[flow/run.sh]
#!/bin/bash
# the make line also repeats each setting of config.mk as NAME=value (left out here)
make -C /OpenROAD-flow-scripts/flow DESIGN_CONFIG=/design/flow/config.mk WORK_HOME=/design/flow/orfs CLKGATE_MAP_FILE= finish
[flow/config.mk]
export PLATFORM = sky130hd
export DESIGN_NAME = top
export DESIGN_NICKNAME = top
export VERILOG_FILES = /design/flow/design.v
export SDC_FILE = /design/flow/constraint.sdc
export NUM_CORES = 4
export LEC_CHECK = 0
export ABC_AREA = 0
export CAP_MARGIN = 20
export CORE_ASPECT_RATIO = 1.48
export CORE_MARGIN = 2
export CORE_UTILIZATION = 71
export CTS_CLUSTER_SIZE = 97
export PLACE_DENSITY_LB_ADDON = 0.25
export SETUP_SLACK_MARGIN = 1.95
export SLEW_MARGIN = 20
export TNS_END_PERCENT = 75
[flow/constraint.sdc]
create_clock -name core_clock -period 7.04 [get_ports {clk}]
set_input_delay 1.4080 -clock core_clock [delete_from_list [all_inputs] [get_ports {clk}]]
set_output_delay 1.4080 -clock core_clock [all_outputs]
set_load 0.01 [all_outputs]
[flow/design.v]
module pwm #(
    parameter step = 10000
)(
    input logic clk, 
    input logic rst,
    input integer duty_cycle,  
    output logic pwm_out
);
    integer pwm_on;
    localparam integer scalar = step/100;
    int pwm_count;
    logic switch;
    always_ff @(posedge clk) begin
        if (rst) begin
            pwm_on <= 0;
            pwm_count <= 0;
            switch <= 0;
        end
        else begin
        pwm_on <= duty_cycle*scalar;
        if (duty_cycle >= 99 || duty_cycle <= 1) begin
            if (duty_cycle >= 99) begin
                switch <= 0;
            end
            if (duty_cycle <= 1) begin
                switch <= 1;
            end
        end
        else begin
            if (pwm_count > pwm_on - 1) begin
                switch <= 1;
                if (pwm_count > step - 1) begin
                    pwm_count <= 0;
                    switch <= 0;
                end
                else begin
                    pwm_count <= pwm_count + 1;
                end
            end
            else begin
                pwm_count <= pwm_count + 1;
            end
        end
        end
    end
    assign pwm_out = (switch) ? 1'b1 : 1'b0;
endmodule
module ramp #(
    parameter step = 2000000,  
    parameter [0:6] steps = 7'b0011100,  
    parameter int n_steps = $bits(steps)
)(
    input logic clk,
    input logic rst,
    output int pwm_value
);
    integer stage;  
    integer count;  
    integer pwm_count;  
    localparam integer substep = step / 100;
    function automatic integer rate(input integer i);
        integer next;
        integer current;
        begin
            if (i < n_steps - 1) next = steps[i + 1] ? 100 : 0;
            else next = steps[0] ? 100 : 0;
            current = steps[i] ? 100 : 0;
            rate = (next - current) / 100;
        end
    endfunction
    integer stage_rate;
    always_comb begin
        stage_rate = 0;
        for (int i = 0; i < n_steps; i++)
            if (stage == i) stage_rate = rate(i);
    end
    always_ff @(posedge clk) begin
        if (rst) begin
            stage <= 0;
            count <= 0;
            pwm_count <= 0;
            if (steps[0]) pwm_value <= 100;
            else pwm_value <= 0;
        end
        else begin
        pwm_count <= pwm_count + 1;
        if (pwm_count == substep - 1) begin
            pwm_value <= pwm_value + stage_rate;
            pwm_count <= 0;
        end
        count <= count + 1;  
        if (count == step) begin
            count <= 0;  
            if (stage < n_steps - 1) begin
                stage <= stage + 1;
            end 
            else begin
                stage <= 0;
                if (steps[0]) pwm_value <= 100;
                else pwm_value <= 0;
            end
        end
        end
    end
endmodule
module top(
    input logic clk,
    input logic rst,
    output logic    RGB_G,
    output logic    RGB_R,
    output logic    RGB_B
);
    logic red_out;
    integer red;
    logic green_out;
    integer green;
    logic blue_out;
    integer blue;
    ramp #(
        .steps (7'b1100011)
    )
    u1 (
        .clk (clk),
        .rst (rst),
        .pwm_value (red)
    );
    ramp #(
        .steps (7'b0111000)
    )
    u2 (
            .clk (clk),
            .rst (rst),
            .pwm_value (green)
        );
    ramp #(
        .steps (7'b0001110)
    )
    u3 (
        .clk (clk),
        .rst (rst),
        .pwm_value (blue)
    );
    pwm u4 (
        .clk (clk),
        .rst (rst),
        .duty_cycle (red),
        .pwm_out (red_out)
    );
    assign RGB_R = red_out;
    pwm u5 (
        .clk (clk),
        .rst (rst),
        .duty_cycle (green),
        .pwm_out (green_out)
    );
    assign RGB_G = green_out;
    pwm u6 (
        .clk (clk),
        .rst (rst),
        .duty_cycle (blue),
        .pwm_out (blue_out)
    );
    assign RGB_B = blue_out;
endmodule
==> results of run 1 <==
==> final cells by class <==
| cell class | instances | area, µm² |
|---|---|---|
| clock buffer | 70 | 1550 |
| clock inverter | 34 | 468 |
| fill | 3989 | 12700 |
| inverter | 476 | 1790 |
| multi-input combinational | 3720 | 26200 |
| sequential | 573 | 11500 |
| tap | 749 | 937 |
| timing repair buffer | 21 | 190 |
==> what timing repair did <==
action                                  CTS  global route
endpoints found under the setup margin    0            60
gates resized                             0             3
buffers inserted                          0             1
==> stage by stage <==
stage | hold WS (ps) | area, µm² | util | instances
after floorplan | 430 | 39700 | - | 4867
after global placement | 442 | 40500 | 0.732 | 5537
after detailed placement | 452 | 40500 | 0.732 | 5537
after CTS | 466 | 42500 | 0.769 | 5641
after global routing | 489 | 42600 | 0.770 | 5643
final | 462 | 42600 | 0.770 | 5643
==> routing by layer <==
| metal | part of all wire | GRT usage |
|---|---|---|
| met1 | 0.39 | 0.291 |
| met2 | 0.54 | 0.553 |
| met3 | 0.027 | 0.0307 |
| met4 | 0.037 | 0.120 |
| met5 | 0 | 0 |
==> flow_summary.html, run 1 <==
<h3>Flow metrics</h3>
<table>
<tr><th>Metric</th><th>Value</th></tr>
<tr><th colspan="2">Synth</th></tr>
<tr><td>Largest combinational cell category by area</td><td>simple AND/OR/NAND/NOR gates</td></tr>
<tr><td>Adder and majority gate portion of the synthesized area</td><td>0.195</td></tr>
<tr><td>Post-synth seq share</td><td>0.289</td></tr>
<tr><td>Number of enable flip-flop cells</td><td>0</td></tr>
<tr><td>Most instantiated flip-flop cell in the synthesis netlist</td><td>sky130_fd_sc_hd__dfxtp_1</td></tr>
<tr><td>Yosys stat area</td><td>around 40000 µm²</td></tr>
<tr><td>Library cell with the largest summed area after synthesis</td><td>sky130_fd_sc_hd__dfxtp_1</td></tr>
<tr><td>Top-area cell share</td><td>0.289</td></tr>
<tr><td>Yosys simple share</td><td>0.221</td></tr>
<tr><td>Async SR Flop Fraction</td><td>0</td></tr>
<tr><td>Multiplexer share of the synthesized area</td><td>0.00154</td></tr>
<tr><td>Number of standard cells after synthesis</td><td>4867</td></tr>
<tr><td>Synthesized area per cell</td><td>8.16 µm²</td></tr>
<tr><td>Top cells by area in the synthesized netlist</td><td>sky130_fd_sc_hd__dfxtp_1 (29%), sky130_fd_sc_hd__ha_1 (16%), sky130_fd_sc_hd__xor2_1 (6.8%), sky130_fd_sc_hd__nor2_1 (5.8%), sky130_fd_sc_hd__xnor2_1 (5.4%)</td></tr>
<tr><td>Cell area after technology mapping</td><td>39700 µm²</td></tr>
<tr><td>Total cells reported by yosys after synthesis</td><td>between 4000 and 5000</td></tr>
<tr><td>Most instantiated cells after synthesis</td><td>sky130_fd_sc_hd__nor2_1 (612), sky130_fd_sc_hd__dfxtp_1 (573), sky130_fd_sc_hd__ha_1 (495)</td></tr>
<tr><td>Number of different library cells in the post-synthesis netlist</td><td>81</td></tr>
<tr><td>Most repeated cell in the gate-level netlist after synthesis</td><td>sky130_fd_sc_hd__nor2_1</td></tr>
<tr><td>Ys flops</td><td>roughly 570</td></tr>
<tr><td>Synthesized net count</td><td>5442</td></tr>
<tr><td>Yosys warning count</td><td>4</td></tr>
<tr><td>Xor/xnor cell area share of the yosys netlist</td><td>0.122</td></tr>
<tr><td>Post-synthesis share of cell area spent on and-or and or-and gates</td><td>0.117</td></tr>
<tr><th colspan="2">Clock network</th></tr>
<tr><td>Cts bufs inserted</td><td>roughly 56</td></tr>
<tr><td>Number of buffers between clock root and the deepest sink</td><td>3</td></tr>
<tr><td>Post-CTS clock slew at the launch and capture registers of the worst setup and hold paths</td><td>60 ps</td></tr>
<tr><td>H-tree level count</td><td>2</td></tr>
<tr><td>Total of hold buffers inserted after clock tree synthesis</td><td>0</td></tr>
<tr><td>Cell at the root of the clock tree</td><td>sky130_fd_sc_hd__clkbuf_16</td></tr>
<tr><td>CTS tree</td><td>built</td></tr>
<tr><td>Clk ins delay skew pair</td><td>~650 ps</td></tr>
<tr><td>Number of clock sinks</td><td>about 570</td></tr>
<tr><th colspan="2">Setup path</th></tr>
<tr><td>Nature of the critical path endpoint</td><td>flop</td></tr>
<tr><td>Destination of the worst register-to-register timing path</td><td>u4.pwm_count[6]</td></tr>
<tr><td>Crit path buffers/inverters</td><td>1</td></tr>
<tr><td>Required time worst endpoint</td><td>7590 ps</td></tr>
<tr><td>Critical-path maximum fanout</td><td>5</td></tr>
<tr><td>Depth of the most critical reg-to-reg path</td><td>20</td></tr>
<tr><td>Longest individual stage delay on the worst path</td><td>between 700 and 800 ps</td></tr>
<tr><td>Worst Setup Path Type</td><td>flop to flop</td></tr>
<tr><td>Critical path origin</td><td>u4.pwm_on[5]</td></tr>
<tr><td>Slowest stage cell on the critical path</td><td>sky130_fd_sc_hd__nor4_1</td></tr>
<tr><td>Worst reg2reg path startpoint</td><td>u4.pwm_on[5]</td></tr>
<tr><td>Worst R2R Setup Slack</td><td>between 2000 and 2500 ps</td></tr>
<tr><td>Data arrival time of the critical path</td><td>5390 ps</td></tr>
<tr><td>Logic depth of the worst path, buffers included</td><td>20</td></tr>
<tr><td>Ordered cell list for the critical path</td><td>nor3_1 -&gt; nand2_1 -&gt; nor2_1 -&gt; nand2_1 -&gt; nor4_1 -&gt; buf_4 -&gt; nand2_1 -&gt; nor2_1 -&gt; nand2_1 -&gt; xor2_1 -&gt; ha_1 -&gt; nand4_1 -&gt; nor4_1 -&gt; nand3_1 -&gt; nor3_1 -&gt; a21oi_1 -&gt; o211ai_1 -&gt; nand2b_1 -&gt; or3_1 -&gt; a21oi_1</td></tr>
<tr><td>Cell type group with the largest total delay on the critical path</td><td>simple AND/OR/NAND/NOR gates</td></tr>
<tr><td>Termination of the worst setup path</td><td>u4.pwm_count[6]</td></tr>
<tr><td>Critical path's most frequent cell</td><td>sky130_fd_sc_hd__nand2_1</td></tr>
<tr><td>Sort of element at the start of the critical path</td><td>flop</td></tr>
<tr><th colspan="2">Pwr</th></tr>
<tr><td>Pwr top</td><td>clock</td></tr>
<tr><td>Seq pwr share</td><td>0.490</td></tr>
<tr><td>Total power after layout</td><td>between 0.006 and 0.007 W</td></tr>
<tr><td>Part of the power in combinational logic</td><td>0.017</td></tr>
<tr><td>Switching part of the total power</td><td>0.220</td></tr>
<tr><td>Sequential Power</td><td>0.00327 W</td></tr>
<tr><td>Clk power</td><td>about 0.0033 W</td></tr>
<tr><td>Clk pwr share</td><td>0.492</td></tr>
<tr><td>Maximum VDD drop</td><td>between 0.0002 and 0.00025 V</td></tr>
<tr><td>Areal power density over the cells</td><td>156 nW/µm²</td></tr>
<tr><td>Reported combinational group power</td><td>about 0.00012 W</td></tr>
<tr><td>Leakage Power</td><td>19.6 nW</td></tr>
<tr><td>P_int</td><td>0.00520 W</td></tr>
<tr><td>Switching pwr</td><td>0.00146 W</td></tr>
<tr><th colspan="2">STA</th></tr>
<tr><td>Final-report hold violation count</td><td>0</td></tr>
<tr><td>Min cycle time layout</td><td>4840 ps</td></tr>
<tr><td>Final setup viols</td><td>0</td></tr>
<tr><td>Maximum clock skew at final layout</td><td>31.6 ps</td></tr>
<tr><td>Worst slew pin tran</td><td>~1000 ps</td></tr>
<tr><td>Unrepaired setup endpoints after global routing</td><td>no</td></tr>
<tr><td>Highest clock rate</td><td>~210 MHz</td></tr>
<tr><td>Fin Setup TNS</td><td>0 ps</td></tr>
<tr><td>Final cycle utilization of the critical path</td><td>0.688</td></tr>
<tr><td>Max Slew Vio Count</td><td>0</td></tr>
<tr><td>Worst slew margin</td><td>0.304</td></tr>
<tr><td>Setup slack of the critical path after layout</td><td>2200 ps</td></tr>
<tr><th colspan="2">Final layout</th></tr>
<tr><td>Nets@finish</td><td>between 5000 and 6000</td></tr>
<tr><td>Area growth from synthesis to final layout</td><td>7.23%</td></tr>
<tr><th colspan="2">Floorplanning</th></tr>
<tr><td>Die outline height</td><td>292 µm</td></tr>
<tr><td>Number of standard-cell rows in the floorplan</td><td>105</td></tr>
<tr><td>Die x size</td><td>198 µm</td></tr>
<tr><td>Overall die area</td><td>roughly 58000 µm²</td></tr>
<tr><td>Core Density at Floorplan</td><td>0.718</td></tr>
<tr><td>I/O Pins</td><td>5</td></tr>
<tr><td>Floorplan Core Area</td><td>approximately 55000 µm²</td></tr>
<tr><th colspan="2">Routing</th></tr>
<tr><td>Number of vias after detailed routing</td><td>32600</td></tr>
<tr><td>Antenna Nets Post-Route</td><td>0</td></tr>
<tr><td>Number of design rule violations left after detail routing</td><td>0</td></tr>
<tr><td>DR iter-0 viols</td><td>1223</td></tr>
<tr><td>Detailed Routing Iterations Pass 1</td><td>5</td></tr>
<tr><td>Vias per cell</td><td>5.78</td></tr>
<tr><td>Routed wire length</td><td>81.2 mm</td></tr>
<tr><td>Post-DR wirelength/cell</td><td>around 14 µm</td></tr>
<tr><td>Total inserted antenna cells</td><td>0</td></tr>
<tr><th colspan="2">Place</th></tr>
<tr><td>Total half-perimeter wirelength after legalization and detailed placement</td><td>roughly 60 mm</td></tr>
<tr><td>Final GP Congestion</td><td>0.883</td></tr>
<tr><td>Post-Place Setup Slack</td><td>2020 ps</td></tr>
<tr><td>Port-buffer cells</td><td>4</td></tr>
<tr><th colspan="2">GRT</th></tr>
<tr><td>Maximum number of pins on one net before global-route repair</td><td>roughly 110</td></tr>
<tr><td>Total grt overflow</td><td>0</td></tr>
<tr><td>Total track usage</td><td>0.280</td></tr>
<tr><td>Initial antenna violation count</td><td>0</td></tr>
<tr><td>Global-route wire length before repair</td><td>139 mm</td></tr>
<tr><td>Via count of the first global-routing pass</td><td>between 30000 and 40000</td></tr>
<tr><th colspan="2">Hold path</th></tr>
<tr><td>Number of cells on the worst hold path</td><td>1</td></tr>
<tr><td>Endpoint with the worst hold slack</td><td>u2.count[0]</td></tr>
<tr><td>Worst hold path startpoint</td><td>u2.count[0]</td></tr>
<tr><td>Type of the most critical hold path</td><td>flop to flop</td></tr>
<tr><th colspan="2">Job</th></tr>
<tr><td>Number of violations of the max-capacitance limit</td><td>0</td></tr>
<tr><td>Tool warnings</td><td>99</td></tr>
<tr><th colspan="2">Status</th></tr>
<tr><td>Status</td><td>timing/DRC/antenna clean</td></tr>
</table>
==> run 2, diff against run 1 <==
ABC_AREA = not set   (was 0)
CORE_ASPECT_RATIO = not set   (was 1.48)
CORE_UTILIZATION = 72   (was 71)
CTS_CLUSTER_SIZE = 77   (was 97)
PLACE_DENSITY_LB_ADDON = 0.0   (was 0.25)
SETUP_SLACK_MARGIN = 0.66   (was 1.95)
TNS_END_PERCENT = 70   (was 75)
clock period = 4.39 ns   (was 7.04 ns; I/O delays follow)
==> run 2 against run 1 <==
Effect of this change:
- the layout now fails its checks (setup timing)
- register-to-register slack worse by 2200 ps
- first-iteration DRC count is 90% higher
- non-clock buffer count is 198 higher
==> flow_summary.html, run 2 <==
<h3>Flow metrics</h3>
<table>
<tr><th>Metric</th><th>Value</th></tr>
<tr><th colspan="2">Status</th></tr>
<tr><td>Status</td><td>failed layout checks (was timing/DRC/antenna clean)</td></tr>
<tr><td>Fail Reasons</td><td>setup timing</td></tr>
<tr><th colspan="2">STA</th></tr>
<tr><td>Final-report hold violation count</td><td>0 (unchanged)</td></tr>
<tr><td>Worst slew margin</td><td>0.331 (was 0.304)</td></tr>
<tr><td>Max Slew Vio Count</td><td>0 (unchanged)</td></tr>
<tr><td>WHS</td><td>462 ps (about the same)</td></tr>
<tr><td>Maximum clock skew at final layout</td><td>40.3 ps (was 31.6 ps)</td></tr>
<tr><td>Fin Setup TNS</td><td>-106 ps (was 0 ps)</td></tr>
<tr><td>Setup slack of the critical path after layout</td><td>-25.0 ps (was 2200 ps)</td></tr>
<tr><td>Highest clock rate</td><td>227 MHz (was 206 MHz)</td></tr>
<tr><td>Final setup viols</td><td>8 (was 0)</td></tr>
<tr><td>Final cycle utilization of the critical path</td><td>1.01 (was 0.688)</td></tr>
<tr><td>Worst slew pin tran</td><td>1000 ps (was 1040 ps)</td></tr>
<tr><td>Min cycle time layout</td><td>4420 ps (was 4840 ps)</td></tr>
<tr><td>Unrepaired setup endpoints after global routing</td><td>yes (was no)</td></tr>
<tr><th colspan="2">Job</th></tr>
<tr><td>Number of violations of the max-capacitance limit</td><td>0 (unchanged)</td></tr>
<tr><td>Tool warnings</td><td>99 (unchanged)</td></tr>
<tr><th colspan="2">Clock network</th></tr>
<tr><td>Total of hold buffers inserted after clock tree synthesis</td><td>0 (unchanged)</td></tr>
<tr><td>Number of clock sinks</td><td>573 (unchanged)</td></tr>
<tr><td>Clk ins delay skew pair</td><td>670 ps (was 650 ps)</td></tr>
<tr><td>CTS tree</td><td>built (unchanged)</td></tr>
<tr><td>Cts bufs inserted</td><td>59 (was 56)</td></tr>
<tr><td>H-tree level count</td><td>2 (unchanged)</td></tr>
<tr><td>Cell at the root of the clock tree</td><td>sky130_fd_sc_hd__clkbuf_16 (unchanged)</td></tr>
<tr><td>Number of buffers between clock root and the deepest sink</td><td>3 (unchanged)</td></tr>
<tr><td>Post-CTS clock slew at the launch and capture registers of the worst setup and hold paths</td><td>60 ps (about the same)</td></tr>
<tr><th colspan="2">Synth</th></tr>
<tr><td>Yosys warning count</td><td>4 (unchanged)</td></tr>
<tr><td>Top-area cell share</td><td>0.289 (unchanged)</td></tr>
<tr><td>Yosys simple share</td><td>0.221 (unchanged)</td></tr>
<tr><td>Post-synth seq share</td><td>0.289 (unchanged)</td></tr>
<tr><td>Post-synthesis share of cell area spent on and-or and or-and gates</td><td>0.117 (unchanged)</td></tr>
<tr><td>Adder and majority gate portion of the synthesized area</td><td>0.195 (unchanged)</td></tr>
<tr><td>Xor/xnor cell area share of the yosys netlist</td><td>0.122 (unchanged)</td></tr>
<tr><td>Async SR Flop Fraction</td><td>0 (unchanged)</td></tr>
<tr><td>Library cell with the largest summed area after synthesis</td><td>sky130_fd_sc_hd__dfxtp_1 (unchanged)</td></tr>
<tr><td>Most repeated cell in the gate-level netlist after synthesis</td><td>sky130_fd_sc_hd__nor2_1 (unchanged)</td></tr>
<tr><td>Top cells by area in the synthesized netlist</td><td>sky130_fd_sc_hd__dfxtp_1 (29%), sky130_fd_sc_hd__ha_1 (16%), sky130_fd_sc_hd__xor2_1 (6.8%), sky130_fd_sc_hd__nor2_1 (5.8%), sky130_fd_sc_hd__xnor2_1 (5.4%) (unchanged)</td></tr>
<tr><td>Synthesized net count</td><td>5442 (unchanged)</td></tr>
<tr><td>Number of different library cells in the post-synthesis netlist</td><td>81 (unchanged)</td></tr>
<tr><td>Synthesized area per cell</td><td>8.16 µm² (unchanged)</td></tr>
<tr><td>Number of enable flip-flop cells</td><td>0 (unchanged)</td></tr>
<tr><td>Ys flops</td><td>573 (unchanged)</td></tr>
<tr><td>Total cells reported by yosys after synthesis</td><td>4867 (unchanged)</td></tr>
<tr><td>Yosys stat area</td><td>39700 µm² (unchanged)</td></tr>
<tr><td>Most instantiated flip-flop cell in the synthesis netlist</td><td>sky130_fd_sc_hd__dfxtp_1 (unchanged)</td></tr>
<tr><td>Number of standard cells after synthesis</td><td>4867 (unchanged)</td></tr>
<tr><td>Most instantiated cells after synthesis</td><td>sky130_fd_sc_hd__nor2_1 (612), sky130_fd_sc_hd__dfxtp_1 (573), sky130_fd_sc_hd__ha_1 (495) (unchanged)</td></tr>
<tr><td>Largest combinational cell category by area</td><td>simple AND/OR/NAND/NOR gates (unchanged)</td></tr>
<tr><td>Multiplexer share of the synthesized area</td><td>0.00154 (unchanged)</td></tr>
<tr><td>Cell area after technology mapping</td><td>39700 µm² (unchanged)</td></tr>
<tr><th colspan="2">Pwr</th></tr>
<tr><td>Maximum VDD drop</td><td>0.000327 V (was 0.000208 V)</td></tr>
<tr><td>Pwr top</td><td>sequential cells (was clock)</td></tr>
<tr><td>Clk pwr share</td><td>0.485 (was 0.492)</td></tr>
<tr><td>P_int</td><td>0.00827 W (was 0.00520 W)</td></tr>
<tr><td>Total power after layout</td><td>0.0107 W (was 0.00666 W)</td></tr>
<tr><td>Clk power</td><td>0.00519 W (was 0.00328 W)</td></tr>
<tr><td>Switching pwr</td><td>0.00242 W (was 0.00146 W)</td></tr>
<tr><td>Areal power density over the cells</td><td>227 nW/µm² (was 156 nW/µm²)</td></tr>
<tr><td>Switching part of the total power</td><td>0.227 (was 0.220)</td></tr>
<tr><td>Seq pwr share</td><td>0.489 (was 0.490)</td></tr>
<tr><td>Part of the power in combinational logic</td><td>0.026 (was 0.017)</td></tr>
<tr><td>Reported combinational group power</td><td>0.000276 W (was 0.000115 W)</td></tr>
<tr><td>Sequential Power</td><td>0.00523 W (was 0.00327 W)</td></tr>
<tr><td>Leakage Power</td><td>20.9 nW (was 19.6 nW)</td></tr>
<tr><th colspan="2">Setup path</th></tr>
<tr><td>Cell type group with the largest total delay on the critical path</td><td>simple AND/OR/NAND/NOR gates (unchanged)</td></tr>
<tr><td>Worst reg2reg path startpoint</td><td>u5.pwm_on[2] (was u4.pwm_on[5])</td></tr>
<tr><td>Sort of element at the start of the critical path</td><td>flop (unchanged)</td></tr>
<tr><td>Critical path origin</td><td>u5.pwm_on[2] (was u4.pwm_on[5])</td></tr>
<tr><td>Critical-path maximum fanout</td><td>8 (was 5)</td></tr>
<tr><td>Nature of the critical path endpoint</td><td>flop (unchanged)</td></tr>
<tr><td>Worst Setup Path Type</td><td>flop to flop (unchanged)</td></tr>
<tr><td>Logic depth of the worst path, buffers included</td><td>22 (was 20)</td></tr>
<tr><td>Data arrival time of the critical path</td><td>4950 ps (was 5390 ps)</td></tr>
<tr><td>Destination of the worst register-to-register timing path</td><td>u5.pwm_count[10] (was u4.pwm_count[6])</td></tr>
<tr><td>Ordered cell list for the critical path</td><td>inv_4 -&gt; ha_4 -&gt; nor3b_4 -&gt; nand2_2 -&gt; or3_4 -&gt; nor2_4 -&gt; nand4_1 -&gt; buf_6 -&gt; nor2_1 -&gt; xnor2_1 -&gt; ha_1 -&gt; a21o_1 -&gt; a21oi_1 -&gt; o21ai_0 -&gt; nand2_1 -&gt; o2111ai_2 -&gt; xnor2_2 -&gt; a41o_1 -&gt; buf_6 -&gt; buf_12 -&gt; buf_16 -&gt; nor2_4 (was nor3_1 -&gt; nand2_1 -&gt; nor2_1 -&gt; nand2_1 -&gt; nor4_1 -&gt; buf_4 -&gt; nand2_1 -&gt; nor2_1 -&gt; nand2_1 -&gt; xor2_1 -&gt; ha_1 -&gt; nand4_1 -&gt; nor4_1 -&gt; nand3_1 -&gt; nor3_1 -&gt; a21oi_1 -&gt; o211ai_1 -&gt; nand2b_1 -&gt; or3_1 -&gt; a21oi_1)</td></tr>
<tr><td>Worst R2R Setup Slack</td><td>-30 ps (was 2200 ps)</td></tr>
<tr><td>Slowest stage cell on the critical path</td><td>sky130_fd_sc_hd__or3_4 (was sky130_fd_sc_hd__nor4_1)</td></tr>
<tr><td>Depth of the most critical reg-to-reg path</td><td>22 (was 20)</td></tr>
<tr><td>Termination of the worst setup path</td><td>u5.pwm_count[10] (was u4.pwm_count[6])</td></tr>
<tr><td>Crit path buffers/inverters</td><td>5 (was 1)</td></tr>
<tr><td>Required time worst endpoint</td><td>4930 ps (was 7590 ps)</td></tr>
<tr><td>Longest individual stage delay on the worst path</td><td>370 ps (was 750 ps)</td></tr>
<tr><th colspan="2">Final layout</th></tr>
<tr><td>Fill count</td><td>3009 (was 3989)</td></tr>
<tr><td>Area growth from synthesis to final layout</td><td>18.7% (was 7.23%)</td></tr>
<tr><td>Number of standard cells in the layout, taps in and fillers out</td><td>5798 (was 5643)</td></tr>
<tr><td>Nets@finish</td><td>5624 (was 5423)</td></tr>
<tr><td>Area of combinational cells with multiple inputs</td><td>28700 µm² (was 26200 µm²)</td></tr>
<tr><td>Register Area</td><td>11600 µm² (was 11500 µm²)</td></tr>
<tr><th colspan="2">Routing</th></tr>
<tr><td>Vias per cell</td><td>6.00 (was 5.78)</td></tr>
<tr><td>Number of vias after detailed routing</td><td>34800 (was 32600)</td></tr>
<tr><td>Post-DR wirelength/cell</td><td>16.9 µm (was 14.4 µm)</td></tr>
<tr><td>Antenna Nets Post-Route</td><td>0 (unchanged)</td></tr>
<tr><td>Detailed Routing Iterations Pass 1</td><td>8 (was 5)</td></tr>
<tr><td>Routed wire length</td><td>98.2 mm (was 81.2 mm)</td></tr>
<tr><td>Number of design rule violations left after detail routing</td><td>0 (unchanged)</td></tr>
<tr><td>DR iter-0 viols</td><td>2321 (was 1223)</td></tr>
<tr><td>Total inserted antenna cells</td><td>0 (unchanged)</td></tr>
<tr><th colspan="2">Place</th></tr>
<tr><td>Total half-perimeter wirelength after legalization and detailed placement</td><td>57.7 mm (was 60.0 mm)</td></tr>
<tr><td>Post-Place Setup Slack</td><td>-20.4 ps (was 2020 ps)</td></tr>
<tr><td>Number of cells after detailed placement</td><td>5520 (was 5537)</td></tr>
<tr><td>Port-buffer cells</td><td>4 (unchanged)</td></tr>
<tr><td>Final GP Congestion</td><td>0.872 (was 0.883)</td></tr>
<tr><th colspan="2">GRT</th></tr>
<tr><td>Initial antenna violation count</td><td>0 (unchanged)</td></tr>
<tr><td>Via count of the first global-routing pass</td><td>32300 (was 32500)</td></tr>
<tr><td>Total grt overflow</td><td>0 (unchanged)</td></tr>
<tr><td>Maximum number of pins on one net before global-route repair</td><td>77 (was 110)</td></tr>
<tr><td>Global-route wire length before repair</td><td>146 mm (was 139 mm)</td></tr>
<tr><td>Total track usage</td><td>0.297 (was 0.280)</td></tr>
<tr><th colspan="2">Floorplanning</th></tr>
<tr><td>I/O Pins</td><td>5 (unchanged)</td></tr>
<tr><td>Die x size</td><td>239 µm (was 198 µm)</td></tr>
<tr><td>Core Density at Floorplan</td><td>0.725 (was 0.718)</td></tr>
<tr><td>Overall die area</td><td>57000 µm² (was 57900 µm²)</td></tr>
<tr><td>Number of standard-cell rows in the floorplan</td><td>86 (was 105)</td></tr>
<tr><td>Die outline height</td><td>239 µm (was 292 µm)</td></tr>
<tr><td>Floorplan Core Area</td><td>54800 µm² (was 55300 µm²)</td></tr>
<tr><th colspan="2">Hold path</th></tr>
<tr><td>Endpoint with the worst hold slack</td><td>u3.pwm_count[0] (was u2.count[0])</td></tr>
<tr><td>Worst hold path startpoint</td><td>u3.pwm_count[0] (was u2.count[0])</td></tr>
<tr><td>Number of cells on the worst hold path</td><td>1 (unchanged)</td></tr>
<tr><td>Type of the most critical hold path</td><td>flop to flop (unchanged)</td></tr>
</table>
[run 2: final cells by class]
cell class / instances / area share
Multi-Input combinational cell: 3720 / 0.608
Sequential cell: 573 / 0.246
Timing Repair Buffer: 219 / 0.0462
Inverter: 476 / 0.0381
Clock buffer: 84 / 0.0356
Tap cell: 704 / 0.0187
Clock inverter: 22 / 0.00674
[run 2: metrics by stage]
stage | cell area [µm²] | utilization
final | 47100 | 0.861
after global routing | 47100 | 0.861
after CTS | 44900 | 0.820
after detailed placement | 40900 | 0.747
after global placement | 40900 | 0.747
after floorplan | 40000 | -
[run 2: repair_timing]
| action | CTS | global route |
|---|---|---|
| setup endpoints to repair | 157 | 172 |
| gates resized | 231 | 390 |
| pin swaps | 149 | 253 |
| buffers inserted | 94 | 63 |
| gates cloned | 12 | 3 |
[run 2: routing by layer]
metal | vias up | share of wire | global-route usage
li1 | 17000 | - | -
met1 | 16500 | 0.42 | 0.380
met2 | 1039 | 0.50 | 0.532
met3 | 289 | 0.045 | 0.0309
met4 | 0 | 0.034 | 0.0805
met5 | - | 0 | 0
==> run 3, diff against run 2 <==
CORE_UTILIZATION = 40   (was 72)
CTS_CLUSTER_SIZE = not set   (was 77)
PLACE_DENSITY_LB_ADDON = not set   (was 0.0)
TNS_END_PERCENT = not set   (was 70)
clock period = 4.81 ns   (was 4.39 ns; I/O delays follow)
==> run 3 against run 2 <==
Effect of this change:
- now clean on timing, DRC and antenna
- synthesized cell count did not move
- hold slack got worse by 0.85 ps
- sequential power fell by 8.6%
- power rose by 0.37%
- register-to-register slack improved by 480 ps
- area after synthesis did not move
- non-clock buffer count fell by 132
- utilization fell by 40 points
- combinational power fell by 22%
- final cell count rose by 8.2%
- highest routed layer unchanged
==> flow_summary.html, run 3 <==
<h3>Flow metrics</h3>
<table>
<tr><th>Metric</th><th>Value</th></tr>
<tr><th colspan="2">Routing</th></tr>
<tr><td>Detailed Routing Iterations Pass 1</td><td>5 (was 8)</td></tr>
<tr><td>Total inserted antenna cells</td><td>0 (unchanged)</td></tr>
<tr><td>Post-DR wirelength/cell</td><td>13.1 µm (was 16.9 µm)</td></tr>
<tr><td>Antenna Nets Post-Route</td><td>0 (unchanged)</td></tr>
<tr><td>Number of design rule violations left after detail routing</td><td>0 (unchanged)</td></tr>
<tr><td>Vias per cell</td><td>5.03 (was 6.00)</td></tr>
<tr><td>Number of vias after detailed routing</td><td>31600 (was 34800)</td></tr>
<tr><td>DR iter-0 viols</td><td>1483 (was 2321)</td></tr>
<tr><td>Routed wire length</td><td>82.2 mm (was 98.2 mm)</td></tr>
<tr><th colspan="2">GRT</th></tr>
<tr><td>Met3 Track Usage GR</td><td>0.0215 (was 0.0309)</td></tr>
<tr><td>Global-route wire length before repair</td><td>140 mm (was 146 mm)</td></tr>
<tr><td>Most used routing layer in global routing</td><td>met2 (unchanged)</td></tr>
<tr><td>Initial antenna violation count</td><td>0 (unchanged)</td></tr>
<tr><td>Total track usage</td><td>0.158 (was 0.297)</td></tr>
<tr><td>Total grt overflow</td><td>0 (unchanged)</td></tr>
<tr><td>Met1 Track Usage GR</td><td>0.218 (was 0.380)</td></tr>
<tr><td>Met2 track utilization from global routing</td><td>0.256 (was 0.532)</td></tr>
<tr><td>Maximum number of pins on one net before global-route repair</td><td>105 (was 77)</td></tr>
<tr><td>Via count of the first global-routing pass</td><td>30200 (was 32300)</td></tr>
<tr><th colspan="2">Synth</th></tr>
<tr><td>Number of standard cells after synthesis</td><td>4867 (unchanged)</td></tr>
<tr><td>Yosys warning count</td><td>4 (unchanged)</td></tr>
<tr><td>Total cells reported by yosys after synthesis</td><td>4867 (unchanged)</td></tr>
<tr><td>Multiplexer share of the synthesized area</td><td>0.00154 (unchanged)</td></tr>
<tr><td>Number of different library cells in the post-synthesis netlist</td><td>81 (unchanged)</td></tr>
<tr><td>Post-synth seq share</td><td>0.289 (unchanged)</td></tr>
<tr><td>Most instantiated cells after synthesis</td><td>sky130_fd_sc_hd__nor2_1 (612), sky130_fd_sc_hd__dfxtp_1 (573), sky130_fd_sc_hd__ha_1 (495) (unchanged)</td></tr>
<tr><td>Cell area after technology mapping</td><td>39700 µm² (unchanged)</td></tr>
<tr><td>Top cells by area in the synthesized netlist</td><td>sky130_fd_sc_hd__dfxtp_1 (29%), sky130_fd_sc_hd__ha_1 (16%), sky130_fd_sc_hd__xor2_1 (6.8%), sky130_fd_sc_hd__nor2_1 (5.8%), sky130_fd_sc_hd__xnor2_1 (5.4%) (unchanged)</td></tr>
<tr><td>Adder and majority gate portion of the synthesized area</td><td>0.195 (unchanged)</td></tr>
<tr><td>Most instantiated flip-flop cell in the synthesis netlist</td><td>sky130_fd_sc_hd__dfxtp_1 (unchanged)</td></tr>
<tr><td>Synthesized net count</td><td>5442 (unchanged)</td></tr>
<tr><td>Top-area cell share</td><td>0.289 (unchanged)</td></tr>
<tr><td>Yosys simple share</td><td>0.221 (unchanged)</td></tr>
<tr><td>Xor/xnor cell area share of the yosys netlist</td><td>0.122 (unchanged)</td></tr>
<tr><td>Most repeated cell in the gate-level netlist after synthesis</td><td>sky130_fd_sc_hd__nor2_1 (unchanged)</td></tr>
<tr><td>Library cell with the largest summed area after synthesis</td><td>sky130_fd_sc_hd__dfxtp_1 (unchanged)</td></tr>
<tr><td>Largest combinational cell category by area</td><td>simple AND/OR/NAND/NOR gates (unchanged)</td></tr>
<tr><td>Post-synthesis share of cell area spent on and-or and or-and gates</td><td>0.117 (unchanged)</td></tr>
<tr><td>Yosys stat area</td><td>39700 µm² (unchanged)</td></tr>
<tr><td>Synthesized area per cell</td><td>8.16 µm² (unchanged)</td></tr>
<tr><td>Number of enable flip-flop cells</td><td>0 (unchanged)</td></tr>
<tr><td>Async SR Flop Fraction</td><td>0 (unchanged)</td></tr>
<tr><td>Ys flops</td><td>573 (unchanged)</td></tr>
<tr><th colspan="2">Setup path</th></tr>
<tr><td>Sort of element at the start of the critical path</td><td>flop (unchanged)</td></tr>
<tr><td>Critical-path maximum fanout</td><td>7 (was 8)</td></tr>
<tr><td>Slowest stage cell on the critical path</td><td>sky130_fd_sc_hd__or4_4 (was sky130_fd_sc_hd__or3_4)</td></tr>
<tr><td>Longest individual stage delay on the worst path</td><td>480 ps (was 370 ps)</td></tr>
<tr><td>Worst reg2reg path startpoint</td><td>u6.pwm_on[6] (was u5.pwm_on[2])</td></tr>
<tr><td>Data arrival time of the critical path</td><td>4870 ps (was 4950 ps)</td></tr>
<tr><td>Worst R2R Setup Slack</td><td>450 ps (was -30 ps)</td></tr>
<tr><td>Logic depth of the worst path, buffers included</td><td>18 (was 22)</td></tr>
<tr><td>Worst Setup Path Type</td><td>flop to flop (unchanged)</td></tr>
<tr><td>Critical path's most frequent cell</td><td>sky130_fd_sc_hd__or4_4</td></tr>
<tr><td>Depth of the most critical reg-to-reg path</td><td>18 (was 22)</td></tr>
<tr><td>Cell type group with the largest total delay on the critical path</td><td>simple AND/OR/NAND/NOR gates (unchanged)</td></tr>
<tr><td>Ordered cell list for the critical path</td><td>or3_4 -&gt; or3b_4 -&gt; or4_4 -&gt; or4_4 -&gt; nor2_4 -&gt; nand2_2 -&gt; nor2_2 -&gt; xnor2_1 -&gt; ha_1 -&gt; a21o_1 -&gt; a21oi_1 -&gt; o21ai_1 -&gt; a221oi_2 -&gt; mux2_4 -&gt; o21bai_4 -&gt; buf_6 -&gt; clkbuf_16 -&gt; nor2_1 (was inv_4 -&gt; ha_4 -&gt; nor3b_4 -&gt; nand2_2 -&gt; or3_4 -&gt; nor2_4 -&gt; nand4_1 -&gt; buf_6 -&gt; nor2_1 -&gt; xnor2_1 -&gt; ha_1 -&gt; a21o_1 -&gt; a21oi_1 -&gt; o21ai_0 -&gt; nand2_1 -&gt; o2111ai_2 -&gt; xnor2_2 -&gt; a41o_1 -&gt; buf_6 -&gt; buf_12 -&gt; buf_16 -&gt; nor2_4)</td></tr>
<tr><td>Critical path origin</td><td>u6.pwm_on[6] (was u5.pwm_on[2])</td></tr>
<tr><td>Crit path buffers/inverters</td><td>2 (was 5)</td></tr>
<tr><td>Required time worst endpoint</td><td>5320 ps (was 4930 ps)</td></tr>
<tr><td>Nature of the critical path endpoint</td><td>flop (unchanged)</td></tr>
<tr><td>Termination of the worst setup path</td><td>u6.pwm_count[25] (was u5.pwm_count[10])</td></tr>
<tr><td>Destination of the worst register-to-register timing path</td><td>u6.pwm_count[25] (was u5.pwm_count[10])</td></tr>
<tr><th colspan="2">STA</th></tr>
<tr><td>Max Slew Vio Count</td><td>0 (unchanged)</td></tr>
<tr><td>Final cycle utilization of the critical path</td><td>0.906 (was 1.01)</td></tr>
<tr><td>Unrepaired setup endpoints after global routing</td><td>yes (unchanged)</td></tr>
<tr><td>Highest clock rate</td><td>229 MHz (was 227 MHz)</td></tr>
<tr><td>Worst slew pin tran</td><td>1060 ps (was 1000 ps)</td></tr>
<tr><td>Min cycle time layout</td><td>4360 ps (was 4420 ps)</td></tr>
<tr><td>Final setup viols</td><td>0 (was 8)</td></tr>
<tr><td>Final-report hold violation count</td><td>0 (unchanged)</td></tr>
<tr><td>Maximum clock skew at final layout</td><td>20.9 ps (was 40.3 ps)</td></tr>
<tr><td>Worst slew margin</td><td>0.293 (was 0.331)</td></tr>
<tr><td>Fin Setup TNS</td><td>0 ps (was -106 ps)</td></tr>
<tr><th colspan="2">Pwr</th></tr>
<tr><td>Switching pwr</td><td>0.00230 W (was 0.00242 W)</td></tr>
<tr><td>Seq pwr share</td><td>0.445 (was 0.489)</td></tr>
<tr><td>Leakage Power</td><td>20.4 nW (was 20.9 nW)</td></tr>
<tr><td>Part of the power in combinational logic</td><td>0.020 (was 0.026)</td></tr>
<tr><td>Switching part of the total power</td><td>0.214 (was 0.227)</td></tr>
<tr><td>Sequential Power</td><td>0.00478 W (was 0.00523 W)</td></tr>
<tr><td>Clk pwr share</td><td>0.535 (was 0.485)</td></tr>
<tr><td>P_int</td><td>0.00843 W (was 0.00827 W)</td></tr>
<tr><td>Clk power</td><td>0.00574 W (was 0.00519 W)</td></tr>
<tr><td>Pwr top</td><td>clock (was sequential cells)</td></tr>
<tr><td>Reported combinational group power</td><td>0.000215 W (was 0.000276 W)</td></tr>
<tr><td>Areal power density over the cells</td><td>236 nW/µm² (was 227 nW/µm²)</td></tr>
<tr><td>Maximum VDD drop</td><td>0.000246 V (was 0.000327 V)</td></tr>
<tr><th colspan="2">Hold path</th></tr>
<tr><td>Type of the most critical hold path</td><td>flop to flop (unchanged)</td></tr>
<tr><td>Endpoint with the worst hold slack</td><td>u2.count[0] (was u3.pwm_count[0])</td></tr>
<tr><td>Number of cells on the worst hold path</td><td>1 (unchanged)</td></tr>
<tr><td>Worst hold path startpoint</td><td>u2.count[0] (was u3.pwm_count[0])</td></tr>
<tr><th colspan="2">Job</th></tr>
<tr><td>Tool warnings</td><td>101 (was 99)</td></tr>
<tr><td>Number of violations of the max-capacitance limit</td><td>0 (unchanged)</td></tr>
<tr><th colspan="2">Place</th></tr>
<tr><td>Port-buffer cells</td><td>4 (unchanged)</td></tr>
<tr><td>Total half-perimeter wirelength after legalization and detailed placement</td><td>58.9 mm (was 57.7 mm)</td></tr>
<tr><td>Final GP Congestion</td><td>0.836 (was 0.872)</td></tr>
<tr><td>Total cell area at the placement stage</td><td>41300 µm² (was 40900 µm²)</td></tr>
<tr><th colspan="2">Clock network</th></tr>
<tr><td>Number of buffers between clock root and the deepest sink</td><td>3 (unchanged)</td></tr>
<tr><td>Total of hold buffers inserted after clock tree synthesis</td><td>0 (unchanged)</td></tr>
<tr><td>Number of clock sinks</td><td>573 (unchanged)</td></tr>
<tr><td>Clk ins delay skew pair</td><td>630 ps (was 670 ps)</td></tr>
<tr><td>Post-CTS clock slew at the launch and capture registers of the worst setup and hold paths</td><td>60 ps (about the same)</td></tr>
<tr><td>Cell at the root of the clock tree</td><td>sky130_fd_sc_hd__clkbuf_16 (unchanged)</td></tr>
<tr><td>Cts bufs inserted</td><td>71 (was 59)</td></tr>
<tr><td>H-tree level count</td><td>3 (was 2)</td></tr>
<tr><td>CTS tree</td><td>built (unchanged)</td></tr>
<tr><th colspan="2">Floorplanning</th></tr>
<tr><td>Die outline height</td><td>319 µm (was 239 µm)</td></tr>
<tr><td>Overall die area</td><td>102000 µm² (was 57000 µm²)</td></tr>
<tr><td>I/O Pins</td><td>5 (unchanged)</td></tr>
<tr><td>Floorplan Core Area</td><td>98400 µm² (was 54800 µm²)</td></tr>
<tr><td>Core Density at Floorplan</td><td>0.403 (was 0.725)</td></tr>
<tr><td>Number of standard-cell rows in the floorplan</td><td>115 (was 86)</td></tr>
<tr><td>Die x size</td><td>319 µm (was 239 µm)</td></tr>
<tr><th colspan="2">Final layout</th></tr>
<tr><td>Final std cell area, no fill</td><td>45400 µm² (was 47100 µm²)</td></tr>
<tr><td>Area growth from synthesis to final layout</td><td>14.4% (was 18.7%)</td></tr>
<tr><td>Nets@finish</td><td>5504 (was 5624)</td></tr>
<tr><th colspan="2">Status</th></tr>
<tr><td>Status</td><td>timing/DRC/antenna clean (was failed layout checks)</td></tr>
</table>
==> run 3: area by class of cell <==
| type | count | area [µm²] |
|---|---|---|
| clock buffers | 103 | 2190 |
| clock inverters | 28 | 369 |
| fillers | 9645 | 53000 |
| inverters | 476 | 1790 |
| multi-input cells | 3720 | 27000 |
| flip-flops and latches | 573 | 11500 |
| well taps | 1287 | 1610 |
| repair buffers | 87 | 935 |
==> run 3: what timing repair did <==
item	in CTS	in global routing
endpoints found under the hold margin	0	0
setup endpoints to repair	89	138
resized	45	189
setup buffers	19	25
pin swaps	13	81
cloned	3	7
==> run 3: stage by stage <==
step	util	cells	power (W)	hold WS (ps)	setup WS, ps
after floorplan	-	4867	0.00501	430	572
after global placement	0.420	6089	0.00506	446	341
after detailed placement	0.420	6089	0.00506	451	296
after CTS	0.450	6242	0.0109	465	451
after global routing	0.462	6274	0.0111	483	270
final	0.462	6274	0.0107	461	451
==> run 3: metal layers <==
layer / vias to the layer above / share of wire / wire, µm
li1: 16700 / - / -
met4: 0 / 0.019 / 1570
met3: 113 / 0.026 / 2140
met2: 263 / 0.44 / 36300
met1: 14500 / 0.51 / 42200
met5: - / 0 / 0
==> run 4, diff against run 3 <==
ABC_AREA = 1   (was not set)
CORE_ASPECT_RATIO = 0.95   (was not set)
CORE_UTILIZATION = 70   (was 40)
CTS_CLUSTER_SIZE = 97   (was not set)
SETUP_SLACK_MARGIN = 0.53   (was 0.66)
TNS_END_PERCENT = 75   (was not set)
clock period = 4.23 ns   (was 4.81 ns; I/O delays follow)
==> run 4 against run 3 <==
Effect of this change:
- non-clock buffer count is 16 lower
- die size is 33% lower
- setup slack better by 100 ps
- sequential cell count unchanged
- critical path depth is 1 higher
- sequential power up 14%
- hold slack got worse by 20 ps
- utilization is 31 points higher
==> flow_summary.html, run 4 <==
<h3>Flow metrics</h3>
<table>
<tr><th>Metric</th><th>Value</th></tr>
<tr><th colspan="2">Status</th></tr>
<tr><td>Status</td><td>timing/DRC/antenna clean (unchanged)</td></tr>
<tr><th colspan="2">Synth</th></tr>
<tr><td>Most repeated cell in the gate-level netlist after synthesis</td><td>sky130_fd_sc_hd__nand2_1 (was sky130_fd_sc_hd__nor2_1)</td></tr>
<tr><td>Most instantiated cells after synthesis</td><td>sky130_fd_sc_hd__nand2_1 (1362), sky130_fd_sc_hd__inv_1 (1134), sky130_fd_sc_hd__nor2_1 (925) (was sky130_fd_sc_hd__nor2_1 (612), sky130_fd_sc_hd__dfxtp_1 (573), sky130_fd_sc_hd__ha_1 (495))</td></tr>
<tr><td>Synthesized net count</td><td>7583 (was 5442)</td></tr>
<tr><td>Top cells by area in the synthesized netlist</td><td>sky130_fd_sc_hd__dfxtp_1 (25%), sky130_fd_sc_hd__ha_1 (13%), sky130_fd_sc_hd__nand2_1 (11%), sky130_fd_sc_hd__inv_1 (9.1%), sky130_fd_sc_hd__nor2_1 (7.5%) (was sky130_fd_sc_hd__dfxtp_1 (29%), sky130_fd_sc_hd__ha_1 (16%), sky130_fd_sc_hd__xor2_1 (6.8%), sky130_fd_sc_hd__nor2_1 (5.8%), sky130_fd_sc_hd__xnor2_1 (5.4%))</td></tr>
<tr><td>Largest combinational cell category by area</td><td>simple AND/OR/NAND/NOR gates (unchanged)</td></tr>
<tr><td>Yosys simple share</td><td>0.315 (was 0.221)</td></tr>
<tr><td>Yosys warning count</td><td>4 (unchanged)</td></tr>
<tr><td>Synthesized area per cell</td><td>6.65 µm² (was 8.16 µm²)</td></tr>
<tr><td>Cell area after technology mapping</td><td>46600 µm² (was 39700 µm²)</td></tr>
<tr><td>Ys flops</td><td>573 (unchanged)</td></tr>
<tr><td>Number of different library cells in the post-synthesis netlist</td><td>59 (was 81)</td></tr>
<tr><td>Xor/xnor cell area share of the yosys netlist</td><td>0.0564 (was 0.122)</td></tr>
<tr><td>Adder and majority gate portion of the synthesized area</td><td>0.166 (was 0.195)</td></tr>
<tr><td>Async SR Flop Fraction</td><td>0 (unchanged)</td></tr>
<tr><td>Post-synthesis share of cell area spent on and-or and or-and gates</td><td>0.114 (was 0.117)</td></tr>
<tr><td>Yosys stat area</td><td>46600 µm² (was 39700 µm²)</td></tr>
<tr><td>Post-synth seq share</td><td>0.246 (was 0.289)</td></tr>
<tr><td>Number of enable flip-flop cells</td><td>0 (unchanged)</td></tr>
<tr><td>Multiplexer share of the synthesized area</td><td>0 (was 0.00154)</td></tr>
<tr><td>Top-area cell share</td><td>0.246 (was 0.289)</td></tr>
<tr><td>Number of standard cells after synthesis</td><td>7008 (was 4867)</td></tr>
<tr><td>Most instantiated flip-flop cell in the synthesis netlist</td><td>sky130_fd_sc_hd__dfxtp_1 (unchanged)</td></tr>
<tr><td>Library cell with the largest summed area after synthesis</td><td>sky130_fd_sc_hd__dfxtp_1 (unchanged)</td></tr>
<tr><td>Total cells reported by yosys after synthesis</td><td>7008 (was 4867)</td></tr>
<tr><th colspan="2">Final layout</th></tr>
<tr><td>Nets@finish</td><td>7620 (was 5504)</td></tr>
<tr><td>Fill count</td><td>5292 (was 9645)</td></tr>
<tr><td>Number of standard cells in the layout, taps in and fillers out</td><td>7986 (was 6274)</td></tr>
<tr><td>Final std cell area, no fill</td><td>50700 µm² (was 45400 µm²)</td></tr>
<tr><td>Area growth from synthesis to final layout</td><td>8.84% (was 14.4%)</td></tr>
<tr><th colspan="2">Place</th></tr>
<tr><td>Total cell area at the placement stage</td><td>47600 µm² (was 41300 µm²)</td></tr>
<tr><td>Total half-perimeter wirelength after legalization and detailed placement</td><td>86.5 mm (was 58.9 mm)</td></tr>
<tr><td>Final GP Congestion</td><td>0.973 (was 0.836)</td></tr>
<tr><td>Port-buffer cells</td><td>4 (unchanged)</td></tr>
<tr><td>Number of cells after detailed placement</td><td>7841 (was 6089)</td></tr>
<tr><th colspan="2">Floorplanning</th></tr>
<tr><td>Core Density at Floorplan</td><td>0.705 (was 0.403)</td></tr>
<tr><td>Overall die area</td><td>68700 µm² (was 102000 µm²)</td></tr>
<tr><td>I/O Pins</td><td>5 (unchanged)</td></tr>
<tr><td>Die x size</td><td>269 µm (was 319 µm)</td></tr>
<tr><td>Die outline height</td><td>255 µm (was 319 µm)</td></tr>
<tr><td>Number of standard-cell rows in the floorplan</td><td>92 (was 115)</td></tr>
<tr><td>Floorplan Core Area</td><td>66100 µm² (was 98400 µm²)</td></tr>
<tr><th colspan="2">GRT</th></tr>
<tr><td>Total grt overflow</td><td>0 (unchanged)</td></tr>
<tr><td>Via count of the first global-routing pass</td><td>41800 (was 30200)</td></tr>
<tr><td>Initial antenna violation count</td><td>0 (unchanged)</td></tr>
<tr><td>Global-route wire length before repair</td><td>191 mm (was 140 mm)</td></tr>
<tr><td>Maximum number of pins on one net before global-route repair</td><td>63 (was 105)</td></tr>
<tr><td>Total track usage</td><td>0.324 (was 0.158)</td></tr>
<tr><th colspan="2">Setup path</th></tr>
<tr><td>Termination of the worst setup path</td><td>u5.pwm_count[8] (was u6.pwm_count[25])</td></tr>
<tr><td>Worst R2R Setup Slack</td><td>550 ps (was 450 ps)</td></tr>
<tr><td>Data arrival time of the critical path</td><td>4180 ps (was 4870 ps)</td></tr>
<tr><td>Slowest stage cell on the critical path</td><td>sky130_fd_sc_hd__nor3_1 (was sky130_fd_sc_hd__or4_4)</td></tr>
<tr><td>Longest individual stage delay on the worst path</td><td>420 ps (was 480 ps)</td></tr>
<tr><td>Cell type group with the largest total delay on the critical path</td><td>simple AND/OR/NAND/NOR gates (unchanged)</td></tr>
<tr><td>Ordered cell list for the critical path</td><td>nor2_1 -&gt; nand2_1 -&gt; nor3_1 -&gt; nand3_2 -&gt; inv_2 -&gt; nand4_1 -&gt; buf_4 -&gt; xor2_2 -&gt; ha_1 -&gt; nand2_1 -&gt; nor2_1 -&gt; and2_4 -&gt; and3_4 -&gt; nand2_4 -&gt; nand3_4 -&gt; nand4_1 -&gt; o21ai_4 -&gt; clkbuf_16 -&gt; nor2_1 (was or3_4 -&gt; or3b_4 -&gt; or4_4 -&gt; or4_4 -&gt; nor2_4 -&gt; nand2_2 -&gt; nor2_2 -&gt; xnor2_1 -&gt; ha_1 -&gt; a21o_1 -&gt; a21oi_1 -&gt; o21ai_1 -&gt; a221oi_2 -&gt; mux2_4 -&gt; o21bai_4 -&gt; buf_6 -&gt; clkbuf_16 -&gt; nor2_1)</td></tr>
<tr><td>Depth of the most critical reg-to-reg path</td><td>19 (was 18)</td></tr>
<tr><td>Worst reg2reg path startpoint</td><td>u5.pwm_on[13] (was u6.pwm_on[6])</td></tr>
<tr><td>Logic depth of the worst path, buffers included</td><td>19 (was 18)</td></tr>
<tr><td>Destination of the worst register-to-register timing path</td><td>u5.pwm_count[8] (was u6.pwm_count[25])</td></tr>
<tr><td>Worst Setup Path Type</td><td>flop to flop (unchanged)</td></tr>
<tr><td>Critical path origin</td><td>u5.pwm_on[13] (was u6.pwm_on[6])</td></tr>
<tr><td>Sort of element at the start of the critical path</td><td>flop (unchanged)</td></tr>
<tr><td>Crit path buffers/inverters</td><td>3 (was 2)</td></tr>
<tr><td>Critical path's most frequent cell</td><td>sky130_fd_sc_hd__nor2_1 (was sky130_fd_sc_hd__or4_4)</td></tr>
<tr><td>Nature of the critical path endpoint</td><td>flop (unchanged)</td></tr>
<tr><td>Critical-path maximum fanout</td><td>8 (was 7)</td></tr>
<tr><td>Required time worst endpoint</td><td>4730 ps (was 5320 ps)</td></tr>
<tr><th colspan="2">Clock network</th></tr>
<tr><td>Clk ins delay skew pair</td><td>620 ps (was 630 ps)</td></tr>
<tr><td>Post-CTS clock slew at the launch and capture registers of the worst setup and hold paths</td><td>60 ps (about the same)</td></tr>
<tr><td>Cts bufs inserted</td><td>66 (was 71)</td></tr>
<tr><td>Total of hold buffers inserted after clock tree synthesis</td><td>0 (unchanged)</td></tr>
<tr><td>CTS tree</td><td>built (unchanged)</td></tr>
<tr><td>H-tree level count</td><td>3 (unchanged)</td></tr>
<tr><td>Number of clock sinks</td><td>573 (unchanged)</td></tr>
<tr><td>Number of buffers between clock root and the deepest sink</td><td>3 (unchanged)</td></tr>
<tr><td>Cell at the root of the clock tree</td><td>sky130_fd_sc_hd__clkbuf_16 (unchanged)</td></tr>
<tr><th colspan="2">Hold path</th></tr>
<tr><td>Type of the most critical hold path</td><td>flop to flop (unchanged)</td></tr>
<tr><td>Number of cells on the worst hold path</td><td>1 (unchanged)</td></tr>
<tr><td>Endpoint with the worst hold slack</td><td>u3.pwm_count[0] (was u2.count[0])</td></tr>
<tr><td>Worst hold path startpoint</td><td>u3.pwm_count[0] (was u2.count[0])</td></tr>
<tr><th colspan="2">Routing</th></tr>
<tr><td>Total inserted antenna cells</td><td>0 (unchanged)</td></tr>
<tr><td>Number of design rule violations left after detail routing</td><td>0 (unchanged)</td></tr>
<tr><td>Routed wire length</td><td>116 mm (was 82.2 mm)</td></tr>
<tr><td>Vias per cell</td><td>5.64 (was 5.03)</td></tr>
<tr><td>DR iter-0 viols</td><td>3912 (was 1483)</td></tr>
<tr><td>Antenna Nets Post-Route</td><td>0 (unchanged)</td></tr>
<tr><td>Post-DR wirelength/cell</td><td>14.5 µm (was 13.1 µm)</td></tr>
<tr><td>Detailed Routing Iterations Pass 1</td><td>7 (was 5)</td></tr>
<tr><td>Number of vias after detailed routing</td><td>45100 (was 31600)</td></tr>
<tr><th colspan="2">STA</th></tr>
<tr><td>Final cycle utilization of the critical path</td><td>0.869 (was 0.906)</td></tr>
<tr><td>Maximum clock skew at final layout</td><td>29.0 ps (was 20.9 ps)</td></tr>
<tr><td>Final setup viols</td><td>0 (unchanged)</td></tr>
<tr><td>Unrepaired setup endpoints after global routing</td><td>yes (unchanged)</td></tr>
<tr><td>Min cycle time layout</td><td>3680 ps (was 4360 ps)</td></tr>
<tr><td>Final-report hold violation count</td><td>0 (unchanged)</td></tr>
<tr><td>Highest clock rate</td><td>272 MHz (was 229 MHz)</td></tr>
<tr><td>Worst slew pin tran</td><td>1010 ps (was 1060 ps)</td></tr>
<tr><td>Fin Setup TNS</td><td>0 ps (unchanged)</td></tr>
<tr><td>Worst slew margin</td><td>0.317 (was 0.293)</td></tr>
<tr><td>Max Slew Vio Count</td><td>0 (unchanged)</td></tr>
<tr><th colspan="2">Job</th></tr>
<tr><td>Number of violations of the max-capacitance limit</td><td>0 (unchanged)</td></tr>
<tr><td>Tool warnings</td><td>100 (was 101)</td></tr>
<tr><th colspan="2">Pwr</th></tr>
<tr><td>Seq pwr share</td><td>0.476 (was 0.445)</td></tr>
<tr><td>P_int</td><td>0.00885 W (was 0.00843 W)</td></tr>
<tr><td>Sequential Power</td><td>0.00543 W (was 0.00478 W)</td></tr>
<tr><td>Switching part of the total power</td><td>0.224 (was 0.214)</td></tr>
<tr><td>Total power after layout</td><td>0.0114 W (was 0.0107 W)</td></tr>
<tr><td>Switching pwr</td><td>0.00256 W (was 0.00230 W)</td></tr>
<tr><td>Maximum VDD drop</td><td>0.000367 V (was 0.000246 V)</td></tr>
<tr><td>Clk power</td><td>0.00573 W (was 0.00574 W)</td></tr>
<tr><td>Leakage Power</td><td>23.4 nW (was 20.4 nW)</td></tr>
<tr><td>Areal power density over the cells</td><td>225 nW/µm² (was 236 nW/µm²)</td></tr>
<tr><td>Reported combinational group power</td><td>0.000250 W (was 0.000215 W)</td></tr>
<tr><td>Part of the power in combinational logic</td><td>0.022 (was 0.020)</td></tr>
<tr><td>Clk pwr share</td><td>0.502 (was 0.535)</td></tr>
<tr><td>Pwr top</td><td>clock (unchanged)</td></tr>
</table>
[run 4: stage by stage]
step | hold slack [ps] | setup slack [ps] | util
6_report | 441 | 554 | 0.768
5_1_grt | 461 | 318 | 0.768
4_1_cts | 442 | 527 | 0.753
3_5_place_dp | 431 | 358 | 0.721
3_3_place_gp | 429 | 509 | 0.721
2_1_floorplan | 413 | 658 | -
[run 4: what timing repair did]
action | CTS | global route
resized | 3 | 180
endpoints found under the setup margin | 32 | 156
setup buffers | 1 | 19
gates cloned | 0 | 9
pin swaps | 1 | 59
[run 4: metal layers]
metal,share of wire,GRT usage,up-vias
met2,0.45,0.525,1410
li1,-,-,22900
met1,0.47,0.461,20500
met3,0.061,0.0354,212
met5,0,0,-
met4,0.022,0.0759,0
[run 4: cell type report]
| class | instances | area [µm²] | area share |
|---|---|---|---|
| Sequential cell | 573 | 11500 | 0.226 |
| Tap cell | 893 | 1120 | 0.0220 |
| Inverter | 1148 | 4310 | 0.0851 |
| Timing Repair Buffer | 71 | 714 | 0.0141 |
| Multi-Input combinational cell | 5185 | 30900 | 0.610 |
| Clock inverter | 28 | 318 | 0.00627 |
| Clock buffer | 88 | 1820 | 0.0360 |
==> run 5, diff against run 4 <==
ABC_AREA = 0   (was 1)
CAP_MARGIN = 35   (was 20)
CORE_ASPECT_RATIO = 0.96   (was 0.95)
CORE_UTILIZATION = 28   (was 70)
CTS_CLUSTER_SIZE = not set   (was 97)
GPL_TIMING_DRIVEN = 1   (was not set)
HOLD_SLACK_MARGIN = 0.27   (was not set)
MAX_ROUTING_LAYER = met4   (was not set)
MIN_ROUTING_LAYER = met2   (was not set)
PLACE_DENSITY_LB_ADDON = 0.06   (was not set)
SETUP_SLACK_MARGIN = 0.59   (was 0.53)
SLEW_MARGIN = 25   (was 20)
TNS_END_PERCENT = not set   (was 75)
clock period = 10.0 ns   (was 4.23 ns; I/O delays follow)
==> run 5 against run 4 <==
Effect of this change:
- hold slack improved by 15 ps
- register-to-register slack gained 4600 ps
- power down 53%
- clock power fell by 49%
- sequential cell count stayed put
- maximum frequency decreased by 24%
- critical path type unchanged
==> flow_summary.html, run 5 <==
<h3>Flow metrics</h3>
<table>
<tr><th>Metric</th><th>Value</th></tr>
<tr><th colspan="2">Setup path</th></tr>
<tr><td>Worst reg2reg path startpoint</td><td>u5.pwm_on[2] (was u5.pwm_on[13])</td></tr>
<tr><td>Crit path buffers/inverters</td><td>0 (was 3)</td></tr>
<tr><td>Critical-path maximum fanout</td><td>30 (was 8)</td></tr>
<tr><td>Worst R2R Setup Slack</td><td>5140 ps (was 550 ps)</td></tr>
<tr><td>Logic depth of the worst path, buffers included</td><td>15 (was 19)</td></tr>
<tr><td>Sort of element at the start of the critical path</td><td>flop (unchanged)</td></tr>
<tr><td>Cell type group with the largest total delay on the critical path</td><td>simple AND/OR/NAND/NOR gates (unchanged)</td></tr>
<tr><td>Ordered cell list for the critical path</td><td>nor3_1 -&gt; nand2b_1 -&gt; or4_1 -&gt; nand3b_1 -&gt; nand2b_1 -&gt; or4_1 -&gt; xor2_1 -&gt; ha_1 -&gt; nand4_1 -&gt; nor4_1 -&gt; o21ai_0 -&gt; o2111ai_1 -&gt; xnor2_1 -&gt; a41o_2 -&gt; nor2_1 (was nor2_1 -&gt; nand2_1 -&gt; nor3_1 -&gt; nand3_2 -&gt; inv_2 -&gt; nand4_1 -&gt; buf_4 -&gt; xor2_2 -&gt; ha_1 -&gt; nand2_1 -&gt; nor2_1 -&gt; and2_4 -&gt; and3_4 -&gt; nand2_4 -&gt; nand3_4 -&gt; nand4_1 -&gt; o21ai_4 -&gt; clkbuf_16 -&gt; nor2_1)</td></tr>
<tr><td>Depth of the most critical reg-to-reg path</td><td>15 (was 19)</td></tr>
<tr><th colspan="2">Synth</th></tr>
<tr><td>Post-synth seq share</td><td>0.289 (was 0.246)</td></tr>
<tr><td>Most instantiated cells after synthesis</td><td>sky130_fd_sc_hd__nor2_1 (612), sky130_fd_sc_hd__dfxtp_1 (573), sky130_fd_sc_hd__ha_1 (495) (was sky130_fd_sc_hd__nand2_1 (1362), sky130_fd_sc_hd__inv_1 (1134), sky130_fd_sc_hd__nor2_1 (925))</td></tr>
<tr><td>Library cell with the largest summed area after synthesis</td><td>sky130_fd_sc_hd__dfxtp_1 (unchanged)</td></tr>
<tr><td>Synthesized area per cell</td><td>8.16 µm² (was 6.65 µm²)</td></tr>
<tr><td>Top cells by area in the synthesized netlist</td><td>sky130_fd_sc_hd__dfxtp_1 (29%), sky130_fd_sc_hd__ha_1 (16%), sky130_fd_sc_hd__xor2_1 (6.8%), sky130_fd_sc_hd__nor2_1 (5.8%), sky130_fd_sc_hd__xnor2_1 (5.4%) (was sky130_fd_sc_hd__dfxtp_1 (25%), sky130_fd_sc_hd__ha_1 (13%), sky130_fd_sc_hd__nand2_1 (11%), sky130_fd_sc_hd__inv_1 (9.1%), sky130_fd_sc_hd__nor2_1 (7.5%))</td></tr>
<tr><td>Yosys warning count</td><td>4 (unchanged)</td></tr>
<tr><td>Ys flops</td><td>573 (unchanged)</td></tr>
<tr><td>Async SR Flop Fraction</td><td>0 (unchanged)</td></tr>
<tr><td>Synthesized net count</td><td>5442 (was 7583)</td></tr>
<tr><td>Largest combinational cell category by area</td><td>simple AND/OR/NAND/NOR gates (unchanged)</td></tr>
<tr><td>Most repeated cell in the gate-level netlist after synthesis</td><td>sky130_fd_sc_hd__nor2_1 (was sky130_fd_sc_hd__nand2_1)</td></tr>
<tr><td>Total cells reported by yosys after synthesis</td><td>4867 (was 7008)</td></tr>
<tr><td>Xor/xnor cell area share of the yosys netlist</td><td>0.122 (was 0.0564)</td></tr>
<tr><th colspan="2">STA</th></tr>
<tr><td>Worst slew margin</td><td>0.483 (was 0.317)</td></tr>
<tr><td>Setup slack of the critical path after layout</td><td>5140 ps (was 554 ps)</td></tr>
<tr><td>Unrepaired setup endpoints after global routing</td><td>no (was yes)</td></tr>
<tr><td>Min cycle time layout</td><td>4860 ps (was 3680 ps)</td></tr>
<tr><td>Maximum clock skew at final layout</td><td>32.3 ps (was 29.0 ps)</td></tr>
<tr><td>Final-report hold violation count</td><td>0 (unchanged)</td></tr>
<tr><td>Final cycle utilization of the critical path</td><td>0.486 (was 0.869)</td></tr>
<tr><td>Worst slew pin tran</td><td>769 ps (was 1010 ps)</td></tr>
<tr><td>Fin Setup TNS</td><td>0 ps (unchanged)</td></tr>
<tr><th colspan="2">Job</th></tr>
<tr><td>Number of violations of the max-capacitance limit</td><td>0 (unchanged)</td></tr>
<tr><th colspan="2">Clock network</th></tr>
<tr><td>Number of post-CTS setup repair buffers</td><td>0 (was 1)</td></tr>
<tr><td>Cell at the root of the clock tree</td><td>sky130_fd_sc_hd__clkbuf_16 (unchanged)</td></tr>
<tr><td>Number of buffers between clock root and the deepest sink</td><td>3 (unchanged)</td></tr>
<tr><th colspan="2">Routing</th></tr>
<tr><td>Antenna Nets Post-Route</td><td>0 (unchanged)</td></tr>
<tr><td>Detailed Routing Iterations Pass 1</td><td>6 (was 7)</td></tr>
<tr><th colspan="2">Place</th></tr>
<tr><td>Port-buffer cells</td><td>4 (unchanged)</td></tr>
<tr><td>Total half-perimeter wirelength after legalization and detailed placement</td><td>69.6 mm (was 86.5 mm)</td></tr>
<tr><th colspan="2">Status</th></tr>
<tr><td>Status</td><td>timing/DRC/antenna clean (unchanged)</td></tr>
<tr><th colspan="2">Pwr</th></tr>
<tr><td>Leakage Power</td><td>20.0 nW (was 23.4 nW)</td></tr>
<tr><td>P_int</td><td>0.00406 W (was 0.00885 W)</td></tr>
<tr><td>Clk power</td><td>0.00293 W (was 0.00573 W)</td></tr>
<tr><td>Part of the power in combinational logic</td><td>0.016 (was 0.022)</td></tr>
<tr><td>Reported combinational group power</td><td>around 0.000084 W</td></tr>
<tr><th colspan="2">Floorplanning</th></tr>
<tr><td>I/O Pins</td><td>5 (unchanged)</td></tr>
<tr><th colspan="2">Final layout</th></tr>
<tr><td>Fill count</td><td>15100 (was 5292)</td></tr>
<tr><td>Area of combinational cells with multiple inputs</td><td>26100 µm² (was 30900 µm²)</td></tr>
<tr><td>Register Area</td><td>11500 µm² (about the same)</td></tr>
</table>
[run 5: layer usage]
metal  share of wire  vias to the layer above  GRT usage
met4           0.032                        0     0.0302
met5               0                        -          -
met1               0                    16600          -
li1                -                    16500          -
met3            0.45                      364      0.308
met2            0.52                    11000      0.213
[run 5: per-stage QoR]
stage	hold WS [ps]	power, W	cell area [µm²]	util
finish	456	0.00531	44600	0.317
global route	490	0.00555	44600	0.317
CTS	464	0.00542	44500	0.316
detailed placement	450	0.00244	41900	0.297
global placement	447	0.00244	41900	0.297
floorplan	430	0.00241	39700	-
[run 5: layout make-up]
type | count | area share
timing repair buffer | 25 | 0.00455
multi-input combinational | 3719 | 0.585
sequential | 573 | 0.257
tap | 1849 | 0.0519
clock inverter | 31 | 0.00932
inverter | 476 | 0.0401
clock buffer | 108 | 0.0506
antenna | 16 | 0.000898
Power figures rest on the tool's default switching activity, not on a simulated workload.
